## build 47
// cordic
module cordic #(
    parameter WIDTH = 16,                
    parameter ITERATIONS = 12,           
    parameter MODE = 0                   
)(
    input wire clk,
    input wire rst_n,
    input wire start,                    
    input wire [WIDTH-1:0] x_in,         
    input wire [WIDTH-1:0] y_in,         
    input wire [WIDTH-1:0] z_in,         
    output reg done,                     
    output reg [WIDTH-1:0] x_out,        
    output reg [WIDTH-1:0] y_out,        
    output reg [WIDTH-1:0] z_out         
);
clock: 9.33 ns
lec_check: 0
abc_area: 1
cap_margin: 20
cell_pad_in_sites_detail_placement: 2
core_aspect_ratio: 0.89
core_margin: 6
core_utilization: 40
hold_slack_margin: 0.2
max_routing_layer: met4
place_density_lb_addon: 0.26
slew_margin: 40
run.sh (not shown) runs the stock make flow with config.mk's settings and CLKGATE_MAP_FILE=.
Looking at the reports, build 47 completed the entire flow and the layout it produced met the timing, design-rule and antenna checks.
diff inputs: build 47 => build 2
Settings: CORE_MARGIN now 2, was 6; SLEW_MARGIN now 20, was 40; CELL_PAD_IN_SITES_DETAIL_PLACEMENT no longer set, was 2; CORE_ASPECT_RATIO no longer set, was 0.89; HOLD_SLACK_MARGIN no longer set, was 0.2; ABC_AREA no longer set, was 1; MAX_ROUTING_LAYER no longer set, was met4; PLACE_DENSITY_LB_ADDON no longer set, was 0.26; the clock period (ns, I/O delays scaled along) now 5.71, was 9.33.
Findings:
Lower count of plain and timing-repair buffers in the layout goes to build 47 over build 2. Compared build 2 vs build 47, and area of all placed cells without fillers is up in build 2.
What build 29 does differently from build 2 at the input level:
Settings: swapping 40 for 68 in CORE_UTILIZATION; putting CTS_CLUSTER_SIZE at 33 where nothing was set; swapping 5.71 for 5.01 in the clock period (ns, I/O delays scaled along).
### Flow results
- Of build 29 and build 2, it is build 29 that has the lower top fanout value on the critical path.
- Compared build 29 vs build 2, and depth of the most critical reg-to-reg path is up in build 29.
- Maximum frequency ends up higher on build 29.
- Changes observed in build 29 relative to build 2: die height decreased by about 23% relative to the old numbers, final design instance area without fill moved up, post-route clock period utilization went up 3.7 points.
- When build 29 is set beside build 2, its minimum clock period turns out to be 450 ps smaller.
- Relative to build 2, site row count has gone down in build 29.
- On core utilization: build 29 sits above build 2.
- For build 2, the slowest library cell on the worst path was dfrtp_2, unlike build 29, where it was dfrtp_4.


job 8170:
Starting RTL as in the previous note.
Settings: LEC_CHECK=0, CAP_MARGIN=40, CORE_ASPECT_RATIO=0.5, CORE_MARGIN=3, CORE_UTILIZATION=45, CTS_CLUSTER_DIAMETER=332, CTS_CLUSTER_SIZE=100, SLEW_MARGIN=20; clock period 10.0 ns.
Job 8170: no failed stages, no open violations at the end
Setup changes, job 8170 to job 2131
- removing CORE_ASPECT_RATIO (formerly 0.5)
- changing CAP_MARGIN from 40 to 0
### Flow results
- Share of the clock period used by the worst path after layout (lower): job 2131
- Compared with job 8170, job 2131 ends up with a smaller final cell area.
Modified inputs, job 1591 compared to job 2131
- a change of CAP_MARGIN from 0 to 20
- a deleted CTS_CLUSTER_SIZE that had been 100
- a change of CORE_UTILIZATION from 45 to 40
- a deleted CTS_CLUSTER_DIAMETER that had been 332
- a change of CORE_MARGIN from 3 to 2
## What came out
In job 1591 relative to job 2131, number of core rows had gone up by a few percent.
On sequential share of layout area, job 1591 and job 2131 are neck and neck.
Diff job 2131 -> job 1591 | signal arrival time at the worst endpoint | increase of 160 ps
Input changes introduced in job 3742 (baseline for comparison: job 1591):
- CAP_MARGIN changed from 20 to 0
- CORE_MARGIN changed from 2 to 5
- TNS_END_PERCENT newly set to 20
- CTS_CLUSTER_SIZE newly set to 100
- CORE_UTILIZATION changed from 40 to 45
- CTS_CLUSTER_DIAMETER newly set to 332
- From job 1591 to job 3742 the numbers moved as follows: ratio of final minimum period to clock period fell by 0.36 points; routed wire length rose by about 0.8%; Yosys chip area stayed essentially flat; sequential share of cell area stayed essentially flat.
- Of the two values seen for cell at the slowest stage of the critical path, buf_4 was produced by job 1591 and a2111oi_0 by job 3742.
- Job 1591 ended up with z[15]$_DFFE_PN0P_ as its endpoint of the most critical setup path; job 3742 ended up with y[14]$_DFFE_PN0P_.
- Core area for job 3742: 11% down relative to job 1591
The inputs of job 6950 differ from those of job 3742 as listed below.
- setting ABC_AREA to 0 for the first time
- changing CORE_MARGIN from 5 to 10
- setting PLACE_DENSITY to 0.42 for the first time
- removing CTS_CLUSTER_DIAMETER (formerly 332)
- setting MIN_ROUTING_LAYER to met1 for the first time
- changing CORE_UTILIZATION from 45 to 40
- changing SLEW_MARGIN from 20 to 10
- removing TNS_END_PERCENT (formerly 20)
- removing CTS_CLUSTER_SIZE (formerly 100)
- changing CAP_MARGIN from 0 to 25
- setting CORE_ASPECT_RATIO to 0.73 for the first time
Notes after the runs:
Changes observed in job 6950 relative to job 3742: count of unresolved DRC violations after routing shows no meaningful change.
Maximum fanout along the worst path: job 6950 vs job 3742 up about 10%


Starting RTL as in the previous note.
export LEC_CHECK = 0
export CAP_MARGIN = 40
export CORE_MARGIN = 2
export CORE_UTILIZATION = 72
export HOLD_SLACK_MARGIN = 0.29
export PLACE_DENSITY = 0.67
export SETUP_SLACK_MARGIN = -0.55
export SLEW_MARGIN = 40
create_clock -name core_clock -period 7.27 [get_ports {clk}]
The first run completed without violations.
Rerun with:
CAP_MARGIN = 20   (was 40)
HOLD_SLACK_MARGIN = -0.1   (was 0.29)
MAX_ROUTING_LAYER = met4   (was unset)
SLEW_MARGIN = 20   (was 40)
TNS_END_PERCENT = 40   (was unset)
After rerunning: Via count is higher by 0.41%; final area hardly moves; non-clock buffer count stays the same; worst setup slack loses 210 ps; critical path depth is lower by 1; hold slack loses 8.1 ps; cell count stays the same; routed wire length is lower by 0.48%; flip-flop count is unchanged.
Rerun with:
CORE_UTILIZATION = 68   (was 72)
CTS_CLUSTER_SIZE = 32   (was unset)
HOLD_SLACK_MARGIN = unset   (was -0.1)
MAX_ROUTING_LAYER = unset   (was met4)
PLACE_DENSITY = unset   (was 0.67)
SETUP_SLACK_MARGIN = unset   (was -0.55)
TNS_END_PERCENT = unset   (was 40)
clock period = 5.03 ns   (was 7.27 ns; I/O delays follow)
Effect: Clock skew hardly moves. Fmax rises by 18%. Global-route usage falls by 3.5 points. Final area rises by 2.1%. Wire length falls by 1.2%. Setup slack degrades by 1400 ps.
Rerun with:
ABC_AREA = 0   (was unset)
CORE_UTILIZATION = 40   (was 68)
CTS_CLUSTER_SIZE = unset   (was 32)
MIN_ROUTING_LAYER = met2   (was unset)
PLACE_DENSITY = 0.42   (was unset)
clock period = 10.0 ns   (was 5.03 ns; I/O delays follow)
After rerunning:
- worst setup slack is better by 4100 ps
- sequential cell count stays the same
- core utilization shrinks by 34 points
- wire length rises by 9.1%
- first-iteration DRC count rises by 63%
- final cell count is higher by 9.3%


The RTL this note starts from:
==> flow/design.v <==
/*verilator lint_off EOFNEWLINE*/
/*verilator lint_off WIDTHEXPAND*/
module cordic #(
    parameter WIDTH = 16,                
    parameter ITERATIONS = 12,           
    parameter MODE = 0                   
)(
    input wire clk,
    input wire rst_n,
    input wire start,                    
    input wire [WIDTH-1:0] x_in,         
    input wire [WIDTH-1:0] y_in,         
    input wire [WIDTH-1:0] z_in,         
    output reg done,                     
    output reg [WIDTH-1:0] x_out,        
    output reg [WIDTH-1:0] y_out,        
    output reg [WIDTH-1:0] z_out         
);
    localparam IDLE = 2'd0;
    localparam SETUP = 2'd1;
    localparam ITERATE = 2'd2;
    localparam DONE = 2'd3;
    reg [1:0] state, next_state;
    reg signed [WIDTH-1:0] x, y;
    reg [WIDTH-1:0] z;
    reg signed [WIDTH-1:0] x_next, y_next;
    reg [WIDTH-1:0] z_next;
    reg [$clog2(ITERATIONS)-1:0] iteration;
    function [WIDTH-1:0] atan_table;
        input [3:0] idx;
        begin
            case (idx)
                4'd0:  atan_table = 16'd8192;    
                4'd1:  atan_table = 16'd4836;    
                4'd2:  atan_table = 16'd2555;    
                4'd3:  atan_table = 16'd1297;    
                4'd4:  atan_table = 16'd651;     
                4'd5:  atan_table = 16'd326;     
                4'd6:  atan_table = 16'd163;     
                4'd7:  atan_table = 16'd81;      
                4'd8:  atan_table = 16'd41;      
                4'd9:  atan_table = 16'd20;      
                4'd10: atan_table = 16'd10;      
                4'd11: atan_table = 16'd5;       
                default: atan_table = 16'd0;
            endcase
        end
    endfunction
    always @(posedge clk or negedge rst_n) begin
        if (!rst_n) begin
            state <= IDLE;
            x <= 0;
            y <= 0;
            z <= 0;
            iteration <= 0;
            done <= 1'b0;
            x_out <= 0;
            y_out <= 0;
            z_out <= 0;
        end else begin
            state <= next_state;
            case (state)
                IDLE: begin
                    done <= 1'b0;
                end
                SETUP: begin
                    x <= x_in;
                    y <= y_in;
                    z <= z_in;
                    iteration <= 0;
                end
                ITERATE: begin
                    x <= x_next;
                    y <= y_next;
                    z <= z_next;
                    iteration <= iteration + 1;
                end
                DONE: begin
                    done <= 1'b1;
                    x_out <= x;
                    y_out <= y;
                    z_out <= z;
                end
            endcase
        end
    end
    always @(*) begin
        next_state = state;
        case (state)
            IDLE: begin
                if (start) begin
                    next_state = SETUP;
                end
            end
            SETUP: begin
                next_state = ITERATE;
            end
            ITERATE: begin
                if (iteration == ITERATIONS - 1) begin
                    next_state = DONE;
                end
            end
            DONE: begin
                next_state = IDLE;
            end
        endcase
    end
    wire [WIDTH-1:0] shift_x = x >>> iteration;
    wire [WIDTH-1:0] shift_y = y >>> iteration;
    always @(*) begin
        x_next = x;
        y_next = y;
        z_next = z;
        if (state == ITERATE) begin
            if (MODE == 0) begin
                if (z[WIDTH-1] == 1'b0) begin   
                    x_next = x - shift_y;
                    y_next = y + shift_x;
                    z_next = z - atan_table(iteration);
                end else begin   
                    x_next = x + shift_y;
                    y_next = y - shift_x;
                    z_next = z + atan_table(iteration);
                end
            end else begin
                if (y[WIDTH-1] == 1'b0) begin   
                    x_next = x + shift_y;
                    y_next = y - shift_x;
                    z_next = z + atan_table(iteration);
                end else begin   
                    x_next = x - shift_y;
                    y_next = y + shift_x;
                    z_next = z - atan_table(iteration);
                end
            end
        end
    end
endmodule
/*verilator lint_on EOFNEWLINE*/
/*verilator lint_on WIDTHEXPAND*/ 
Settings: LEC_CHECK=0, CAP_MARGIN=20, CORE_MARGIN=2, CORE_UTILIZATION=72, CTS_CLUSTER_DIAMETER=30, PLACE_DENSITY=0.7, SETUP_SLACK_MARGIN=0.61, SLEW_MARGIN=20; clock period 4.68 ns.
The starting point failed in 5_1_grt (GRT-0232).
Edit:
- CORE_UTILIZATION: 72 -> 68
- CTS_CLUSTER_DIAMETER: 30 -> default
- CTS_CLUSTER_SIZE: default -> 33
- HOLD_SLACK_MARGIN: default -> -0.09
- PLACE_DENSITY: 0.7 -> default
- SETUP_SLACK_MARGIN: 0.61 -> default
- clock period: 4.68 -> 4.07 ns (I/O delays scaled with it)
What happened: The changed run aborted during 4_1_cts on DPL-0038; area after synthesis does not change; die size goes up by 5.7%; synthesized cell count is unchanged.
Edit:
- CORE_UTILIZATION: 68 -> 70
- CTS_CLUSTER_DIAMETER: default -> 27
- HOLD_SLACK_MARGIN: -0.09 -> default
- PLACE_DENSITY: default -> 0.67
- SETUP_SLACK_MARGIN: default -> 0.74
- TNS_END_PERCENT: default -> 40
- clock period: 4.07 -> 5.01 ns (I/O delays scaled with it)
Effect: The changed run ran to the end with no violations. Die size goes down by 2.8%. Synthesized area does not change. Synthesized cell count does not change.
Edit:
- CTS_CLUSTER_DIAMETER: 27 -> 30
- CTS_CLUSTER_SIZE: 33 -> 38
- PLACE_DENSITY: 0.67 -> default
- SETUP_SLACK_MARGIN: 0.74 -> 0.61
- TNS_END_PERCENT: 40 -> default
- clock period: 5.01 -> 4.68 ns (I/O delays scaled with it)
Outcome: Now the flow produced a layout that fails on setup timing. Worst hold slack gets better by 23 ps. Area after synthesis does not change. Core utilization increases by 5.6 points. Worst setup slack gets worse by 520 ps.
Edit:
- ABC_AREA: default -> 0
- CORE_UTILIZATION: 70 -> 65
- CTS_CLUSTER_DIAMETER: 30 -> default
- CTS_CLUSTER_SIZE: 38 -> default
- PLACE_DENSITY_LB_ADDON: default -> 0.06
- SETUP_SLACK_MARGIN: 0.61 -> default
- clock period: 4.68 -> 8.0 ns (I/O delays scaled with it)
- The changed run completed with no timing, DRC or antenna violations
- die size increases by 7.4%
- core utilization goes down by 18 points
- worst setup slack is better by 2300 ps
- count of clock-buffer cells in the layout came out lower by 1
- critical path depth is higher by 1
- sequential share of layout area rose by 3.4 points
- design area is lower by about 14%
- flip-flop count does not change
- synthesized cell count does not change


Starts from the design.v that is shown in full above.
clock: 3.47 ns
lec_check: 0
abc_area: 1
cap_margin: 20
cell_pad_in_sites_detail_placement: 0
core_aspect_ratio: 0.9
core_margin: 4
core_utilization: 60
cts_cluster_size: 21
gpl_routability_driven: 0
gpl_timing_driven: 1
hold_slack_margin: 0.02
max_routing_layer: met5
min_routing_layer: met2
place_density: 0.85
slew_margin: 15
The first run never finished: it broke off in 5_1_grt, error GRT-0232.
Then changed:
==> flow/config.mk (replaced) <==
export PLATFORM = sky130hd
export DESIGN_NAME = cordic
export DESIGN_NICKNAME = cordic
export VERILOG_FILES = /design/flow/design.v
export SDC_FILE = /design/flow/constraint.sdc
export NUM_CORES = 4
export LEC_CHECK = 0
export CAP_MARGIN = 20
export CORE_MARGIN = 2
export CORE_UTILIZATION = 70
export CTS_CLUSTER_DIAMETER = 42
export SETUP_SLACK_MARGIN = 1.39
export SLEW_MARGIN = 20
==> flow/constraint.sdc (replaced) <==
create_clock -name core_clock -period 5.42 [get_ports {clk}]
set_input_delay 1.0840 -clock core_clock [delete_from_list [all_inputs] [get_ports {clk}]]
set_output_delay 1.0840 -clock core_clock [all_outputs]
set_load 0.01 [all_outputs]
This time the run finished with timing, DRC and antenna clean; area after synthesis went up by 5.1%; synthesized cell count fell by 27%; die area went down by 15%.
Then changed:
--- a/flow/config.mk
+++ b/flow/config.mk
@@ -8,6 +8,4 @@
 export CAP_MARGIN = 20
 export CORE_MARGIN = 2
-export CORE_UTILIZATION = 70
-export CTS_CLUSTER_DIAMETER = 42
-export SETUP_SLACK_MARGIN = 1.39
+export CORE_UTILIZATION = 30
 export SLEW_MARGIN = 20
==> flow/constraint.sdc (replaced) <==
create_clock -name core_clock -period 5.71 [get_ports {clk}]
set_input_delay 1.1420 -clock core_clock [delete_from_list [all_inputs] [get_ports {clk}]]
set_output_delay 1.1420 -clock core_clock [all_outputs]
set_load 0.01 [all_outputs]
The new run ran to the end with no violations.
Via count shrinks by 19%.
Utilization falls by 55 points.
Area after synthesis does not change.
Die area rose by 130%.
Register-to-register slack degrades by 0.14 ns.
Clock skew is higher by 0.0050 ns.
Synthesized cell count does not change.
Flip-flop count does not change.
Routed wire length went down by 22%.
Then changed:
--- a/flow/config.mk
+++ b/flow/config.mk
@@ -8,4 +8,7 @@
 export CAP_MARGIN = 20
 export CORE_MARGIN = 2
-export CORE_UTILIZATION = 30
+export CORE_UTILIZATION = 69
+export CTS_CLUSTER_DIAMETER = 30
+export SETUP_SLACK_MARGIN = 0.61
 export SLEW_MARGIN = 20
+export TNS_END_PERCENT = 5
==> flow/constraint.sdc (replaced) <==
create_clock -name core_clock -period 4.68 [get_ports {clk}]
set_input_delay 0.9360 -clock core_clock [delete_from_list [all_inputs] [get_ports {clk}]]
set_output_delay 0.9360 -clock core_clock [all_outputs]
set_load 0.01 [all_outputs]
What happened: The changed run went through all stages and came out clean; hold slack improved by 0.0073 ns; synthesized cell count stays the same; cell area came out higher by 4.6%.
Then changed:
==> flow/config.mk (replaced) <==
export PLATFORM = sky130hd
export DESIGN_NAME = cordic
export DESIGN_NICKNAME = cordic
export VERILOG_FILES = /design/flow/design.v
export SDC_FILE = /design/flow/constraint.sdc
export NUM_CORES = 4
export LEC_CHECK = 0
export ABC_AREA = 1
export CAP_MARGIN = 20
export CORE_MARGIN = 2
export CORE_UTILIZATION = 72
export CTS_CLUSTER_DIAMETER = 372
export SLEW_MARGIN = 20
==> flow/constraint.sdc (replaced) <==
create_clock -name core_clock -period 5.22 [get_ports {clk}]
set_input_delay 1.0440 -clock core_clock [delete_from_list [all_inputs] [get_ports {clk}]]
set_output_delay 1.0440 -clock core_clock [all_outputs]
set_load 0.01 [all_outputs]
The new run finished with timing, DRC and antenna clean.
Non-clock buffer count drops by 68.
Clock skew hardly moves.
Die area drops by 8.6%.
Final area drops by 11%.
Via count climbs by 11%.
Register-to-register slack gains 0.62 ns.
Then changed:
--- a/flow/config.mk
+++ b/flow/config.mk
@@ -6,8 +6,10 @@
 export NUM_CORES = 4
 export LEC_CHECK = 0
-export ABC_AREA = 1
 export CAP_MARGIN = 20
 export CORE_MARGIN = 2
 export CORE_UTILIZATION = 72
-export CTS_CLUSTER_DIAMETER = 372
+export CTS_CLUSTER_DIAMETER = 42
+export CTS_CLUSTER_SIZE = 38
+export PLACE_DENSITY = 0.71
+export SETUP_SLACK_MARGIN = 1.39
 export SLEW_MARGIN = 20
==> flow/constraint.sdc (replaced) <==
create_clock -name core_clock -period 5.42 [get_ports {clk}]
set_input_delay 1.0840 -clock core_clock [delete_from_list [all_inputs] [get_ports {clk}]]
set_output_delay 1.0840 -clock core_clock [all_outputs]
set_load 0.01 [all_outputs]
Core utilization rises by 11 points.
Die size rises by 4.9%.
Sequential share of layout area falls by 4.0 points.
Worst hold slack gets better by 0.042 ns.
